==> flow/design.v (excerpt) <==
module reuleaux(input logic clk, input logic rst_n, input logic [2:0] colour,
                input logic [7:0] centre_x, input logic [6:0] centre_y, input logic [7:0] diameter,
                input logic start, output logic done,
                output logic [7:0] vga_x, output logic [6:0] vga_y,
                output logic [2:0] vga_colour, output logic vga_plot);
Size: about 6,700 cells after synthesis, about 32 flip-flops, roughly 0.039 mm2 of cells after synthesis.
make LEC_CHECK=0 ABC_AREA=1 CAP_MARGIN=20 CORE_MARGIN=2 CORE_UTILIZATION=72 PLACE_DENSITY=0.4 SLEW_MARGIN=20 finish   # period 15.3 ns
run.sh (not shown) runs the stock make flow with config.mk's settings and CLKGATE_MAP_FILE=.
The baseline did not get past clock tree synthesis, error DPL-0038.
Rerun with:
--- a/flow/config.mk
+++ b/flow/config.mk
@@ -8 +7,0 @@
-export ABC_AREA = 1
@@ -11,2 +10 @@
-export CORE_UTILIZATION = 72
-export PLACE_DENSITY = 0.4
+export CORE_UTILIZATION = 35
==> flow/constraint.sdc (replaced) <==
create_clock -name core_clock -period 39.2 [get_ports {clk}]
set_input_delay 7.8400 -clock core_clock [delete_from_list [all_inputs] [get_ports {clk}]]
set_output_delay 7.8400 -clock core_clock [all_outputs]
set_load 0.01 [all_outputs]
Outcome: The new run went through all stages and came out clean. Die size is higher by 87%. Synthesized area falls by 8.3%. Synthesized cell count shrinks by 26%.
Rerun with:
--- a/flow/config.mk
+++ b/flow/config.mk
@@ -7,0 +8 @@
+export ABC_AREA = 1
@@ -10 +11,2 @@
-export CORE_UTILIZATION = 35
+export CORE_UTILIZATION = 66
+export SETUP_SLACK_MARGIN = -2.0
==> flow/constraint.sdc (replaced) <==
create_clock -name core_clock -period 29.8 [get_ports {clk}]
set_input_delay 5.9600 -clock core_clock [delete_from_list [all_inputs] [get_ports {clk}]]
set_output_delay 5.9600 -clock core_clock [all_outputs]
set_load 0.01 [all_outputs]
After rerunning: With this change the flow produced a layout that fails on setup timing. Cell count came out higher by 26%. Count of clock-buffer cells in the layout came out lower by 1. Setup slack loses 1.8 ns. Register-to-register slack loses 10 ns.
Rerun with:
--- a/flow/config.mk
+++ b/flow/config.mk
@@ -8 +7,0 @@
-export ABC_AREA = 1
@@ -11,2 +10 @@
-export CORE_UTILIZATION = 66
-export SETUP_SLACK_MARGIN = -2.0
+export CORE_UTILIZATION = 40
==> flow/constraint.sdc (replaced) <==
create_clock -name core_clock -period 39.2 [get_ports {clk}]
set_input_delay 7.8400 -clock core_clock [delete_from_list [all_inputs] [get_ports {clk}]]
set_output_delay 7.8400 -clock core_clock [all_outputs]
set_load 0.01 [all_outputs]
=>
- The changed run produced a clean layout
- setup slack gains 1.6 ns
- design area goes down by 13%
- core utilization goes down by 33 points
- wire length goes down by about 6%
- area after synthesis goes down by about 8%
- die area goes up by 50%
- sequential share of layout area goes up by 0.27 points
- via count goes down by about 20%
- register-to-register slack gains 10 ns
- worst hold slack gains 0.15 ns
Rerun with:
--- a/flow/config.mk
+++ b/flow/config.mk
@@ -10,0 +11 @@
+export SETUP_SLACK_MARGIN = 3.05
The changed run produced a clean layout.
Via count climbs by a few percent.
Critical path depth climbs by 1.
Worst setup slack gets better by 2.5 ns.
Wire length is higher by a few percent.
Register-to-register slack is worse by 0.39 ns.
Final cell count is higher by a few percent.
Cell area came out higher by a little under a tenth.
Rerun with:
--- a/flow/config.mk
+++ b/flow/config.mk
@@ -10,2 +10 @@
-export CORE_UTILIZATION = 40
-export SETUP_SLACK_MARGIN = 3.05
+export CORE_UTILIZATION = 18
==> flow/constraint.sdc (replaced) <==
create_clock -name core_clock -period 47.8 [get_ports {clk}]
set_input_delay 9.5600 -clock core_clock [delete_from_list [all_inputs] [get_ports {clk}]]
set_output_delay 9.5600 -clock core_clock [all_outputs]
set_load 0.01 [all_outputs]
Area after synthesis does not change.
Core utilization decreases by 27 points.
Flip-flop count is unchanged.
Wire length increases by 1.4%.

* * *

Starting RTL as in the previous note.
Settings: LEC_CHECK=0, ABC_AREA=1, CAP_MARGIN=0, CORE_ASPECT_RATIO=0.5, CORE_MARGIN=2, CORE_UTILIZATION=72, CTS_CLUSTER_DIAMETER=216, CTS_CLUSTER_SIZE=43, HOLD_SLACK_MARGIN=-0.09, SLEW_MARGIN=20; clock period 21.7 ns.
The first run failed in clock tree synthesis (4_1_cts).
==> next run, changes <==
- ABC_AREA: 1 -> not set
- CAP_MARGIN: 0 -> 20
- CORE_ASPECT_RATIO: 0.5 -> not set
- CORE_UTILIZATION: 72 -> 65
- CTS_CLUSTER_DIAMETER: 216 -> not set
- CTS_CLUSTER_SIZE: 43 -> not set
- HOLD_SLACK_MARGIN: -0.09 -> not set
- clock period: 21.7 -> 32.7 ns (I/O delays scaled with it)
Result: Now the flow finished but fails on negative setup slack. Die size climbs slightly. Synthesized cell count went down by a quarter to a third. Area after synthesis came out lower by a little under a tenth.
==> next run, changes <==
- CORE_UTILIZATION: 65 -> 71
- CTS_CLUSTER_DIAMETER: not set -> 323
- CTS_CLUSTER_SIZE: not set -> 37
- SETUP_SLACK_MARGIN: not set -> 4.39
What happened: The changed run died in global routing (5_1_grt). Die area falls by 8.3%. Synthesized cell count stays the same. Synthesized area does not change.

* * *

Starting RTL as in the previous note.
make LEC_CHECK=0 ABC_AREA=1 CAP_MARGIN=35 CORE_ASPECT_RATIO=1.28 CORE_MARGIN=2 CORE_UTILIZATION=64 CTS_CLUSTER_DIAMETER=390 CTS_CLUSTER_SIZE=33 GPL_ROUTABILITY_DRIVEN=1 HOLD_SLACK_MARGIN=0.15 MAX_ROUTING_LAYER=met5 MIN_ROUTING_LAYER=met1 PLACE_DENSITY_LB_ADDON=0.27 SLEW_MARGIN=20 TNS_END_PERCENT=75 finish   # period 54.9 ns
Rerun with:
ABC_AREA = unset   (was 1)
CAP_MARGIN = 20   (was 35)
CORE_ASPECT_RATIO = unset   (was 1.28)
CORE_UTILIZATION = 66   (was 64)
CTS_CLUSTER_DIAMETER = unset   (was 390)
CTS_CLUSTER_SIZE = unset   (was 33)
GPL_ROUTABILITY_DRIVEN = unset   (was 1)
HOLD_SLACK_MARGIN = unset   (was 0.15)
MAX_ROUTING_LAYER = unset   (was met5)
MIN_ROUTING_LAYER = unset   (was met1)
PLACE_DENSITY_LB_ADDON = unset   (was 0.27)
SETUP_SLACK_MARGIN = 5.0   (was unset)
TNS_END_PERCENT = unset   (was 75)
clock period = 34.7 ns   (was 54.9 ns; I/O delays follow)
- The changed run finished clean
- first-iteration DRC count rises by about 40%
- synthesized area falls by 8.3%
- sequential share of layout area stays flat
- routed wire length rises by 1.1%
- die area falls by 11%
- worst hold slack improves by 160 ps
- final area rises by 4.3%
- clock-buffer cell count is unchanged
- critical path depth falls by 23
Rerun with:
CORE_UTILIZATION = 71   (was 66)
CTS_CLUSTER_SIZE = 37   (was unset)
MAX_ROUTING_LAYER = met4   (was unset)
Outcome:
- The new run finished with setup timing left
- core utilization is higher by 7.1 points
- sequential cell count stays the same
- non-clock buffer count is higher by 50
- global-route usage is higher by 6.4 points
- worst hold slack is worse by 36 ps
- design area is higher by 1.4%
- register-to-register slack is better by 80 ps
- via count is higher by 7.2%
- area after synthesis stays the same
- die area is lower by 6.9%
Rerun with:
CORE_UTILIZATION = 72   (was 71)
CTS_CLUSTER_SIZE = unset   (was 37)
MAX_ROUTING_LAYER = unset   (was met4)
SETUP_SLACK_MARGIN = unset   (was 5.0)
clock period = 23.7 ns   (was 34.7 ns; I/O delays follow)
The new run did not get past clock tree synthesis.
Synthesized area is unchanged.
Die area shrinks by 1.4%.
Synthesized cell count is unchanged.

* * *

oak:
Starting RTL as in the previous note.
make LEC_CHECK=0 CAP_MARGIN=20 CORE_ASPECT_RATIO=1.77 CORE_MARGIN=2 CORE_UTILIZATION=58 CTS_CLUSTER_DIAMETER=396 CTS_CLUSTER_SIZE=98 GPL_ROUTABILITY_DRIVEN=0 SETUP_SLACK_MARGIN=-0.19 SLEW_MARGIN=0 TNS_END_PERCENT=40 finish   # period 40.0 ns
What pine does differently from oak at the input level:
Settings: an added CELL_PAD_IN_SITES_GLOBAL_PLACEMENT of 1; an added CELL_PAD_IN_SITES_DETAIL_PLACEMENT of 1; a deleted SETUP_SLACK_MARGIN that had been -0.19; a deleted CTS_CLUSTER_DIAMETER that had been 396; a change of CTS_CLUSTER_SIZE from 98 to 50; a change of CORE_ASPECT_RATIO from 1.77 to 1.98; a deleted TNS_END_PERCENT that had been 40; an added ABC_AREA of 1; an added MAX_ROUTING_LAYER of met4; a change of SLEW_MARGIN from 0 to 15; a change of CORE_UTILIZATION from 58 to 65.
Findings:
pine did not finish; a tool error ended it in 3_1_place_gp_skip_io. The final layout from oak, which completed every stage, passed the timing, design-rule and antenna checks at the end of the flow. Effective utilization at floorplan in pine vs oak: up 6.6 points. The lower number of nets at floorplan of oak and pine is in oak. Synthesized-area fraction occupied by and/or/nand/nor cells ends up higher on pine. Synthesized-area fraction occupied by xor and xnor cells sits lower in pine than in oak. Between pine and oak, it is pine whose vertical die size is higher, by 4.3%. Total number of placement rows (higher): pine. pine does worse than oak on area after synthesis. In the floorplan summary, pine is listed with a die area less than that of oak. pine vs oak: yosys cell count up by more than a quarter. Changes observed in pine relative to oak: mux share of post-synthesis cell area fell 1.8 points, instance tally after logic synthesis rose 35%.
Inputs modified between pine and birch:
Settings: putting SETUP_SLACK_MARGIN at 2.77 where nothing was set; clearing MAX_ROUTING_LAYER, which used to be met4; swapping 15 for 20 in SLEW_MARGIN; swapping 65 for 35 in CORE_UTILIZATION; clearing CELL_PAD_IN_SITES_GLOBAL_PLACEMENT, which used to be 1; swapping 1.98 for 0.84 in CORE_ASPECT_RATIO; swapping 50 for 98 in CTS_CLUSTER_SIZE; clearing CELL_PAD_IN_SITES_DETAIL_PLACEMENT, which used to be 1; putting CTS_CLUSTER_DIAMETER at 87 where nothing was set; clearing ABC_AREA, which used to be 1; clearing GPL_ROUTABILITY_DRIVEN, which used to be 0.
==> results <==
Delta (birch minus pine): synthesized area per cell picked up an extra 24%, total cell area reported by yosys after synthesis lost about 8%, starting density of the core lost 30 points. birch reports a lower area fraction in and, or, nand and nor cells after synthesis than pine does. Of pine and birch, birch shows the higher proportion of synthesized chip area in sequential cells, with pine below it. Per the final summary, birch finished and its layout is clean on timing, DRC and antenna. Summary of birch over pine: number of nets at floorplan moved down, die size moved up, placeable core region moved up, area after synthesis moved down, synthesized instance count moved down.
#### Input delta (maple over birch)
Settings: swapping 87 for 396 in CTS_CLUSTER_DIAMETER; swapping 35 for 58 in CORE_UTILIZATION; swapping 2.77 for -0.19 in SETUP_SLACK_MARGIN; putting TNS_END_PERCENT at 10 where nothing was set; putting HOLD_SLACK_MARGIN at 0.27 where nothing was set; swapping 2 for 7 in CORE_MARGIN; swapping 0.84 for 0.98 in CORE_ASPECT_RATIO; putting GPL_ROUTABILITY_DRIVEN at 0 where nothing was set.
## What came out
Comparing the two runs side by side, maple comes out ahead of birch on wire length.
NOTE: area added between synthesis and finish in maple falls short of that of birch
Going from birch to maple, final area saw a decrease; final layout net count saw a decrease; met1 track demand over resource in global routing saw an increase.
Setup slack: maple less than birch
Modified inputs, cedar compared to maple
Settings: changing CORE_MARGIN from 7 to 2; removing TNS_END_PERCENT (formerly 10); removing GPL_ROUTABILITY_DRIVEN (formerly 0); changing CORE_UTILIZATION from 58 to 40; setting CELL_PAD_IN_SITES_DETAIL_PLACEMENT to 1 for the first time; removing SETUP_SLACK_MARGIN (formerly -0.19); setting ABC_AREA to 1 for the first time; removing CTS_CLUSTER_SIZE (formerly 98); removing CTS_CLUSTER_DIAMETER (formerly 396); removing HOLD_SLACK_MARGIN (formerly 0.27); removing CORE_ASPECT_RATIO (formerly 0.98).
Notes after the runs:
cedar ran to completion and came out clean on the timing, design-rule and antenna checks.
From maple to cedar the numbers moved as follows: placed cell area rose 9.3%, share of the clock period used by the worst path fell 2.0 points, mean routed wirelength per cell fell about 11%, die area rose 0.031 mm², layout-stage area growth over the synthesis result fell 0.50 points.
Wire length of the first global-routing pass of cedar exceeds that of maple by more than a quarter.
cedar: area fraction in full adders, half adders and majority gates 2.3 points below maple
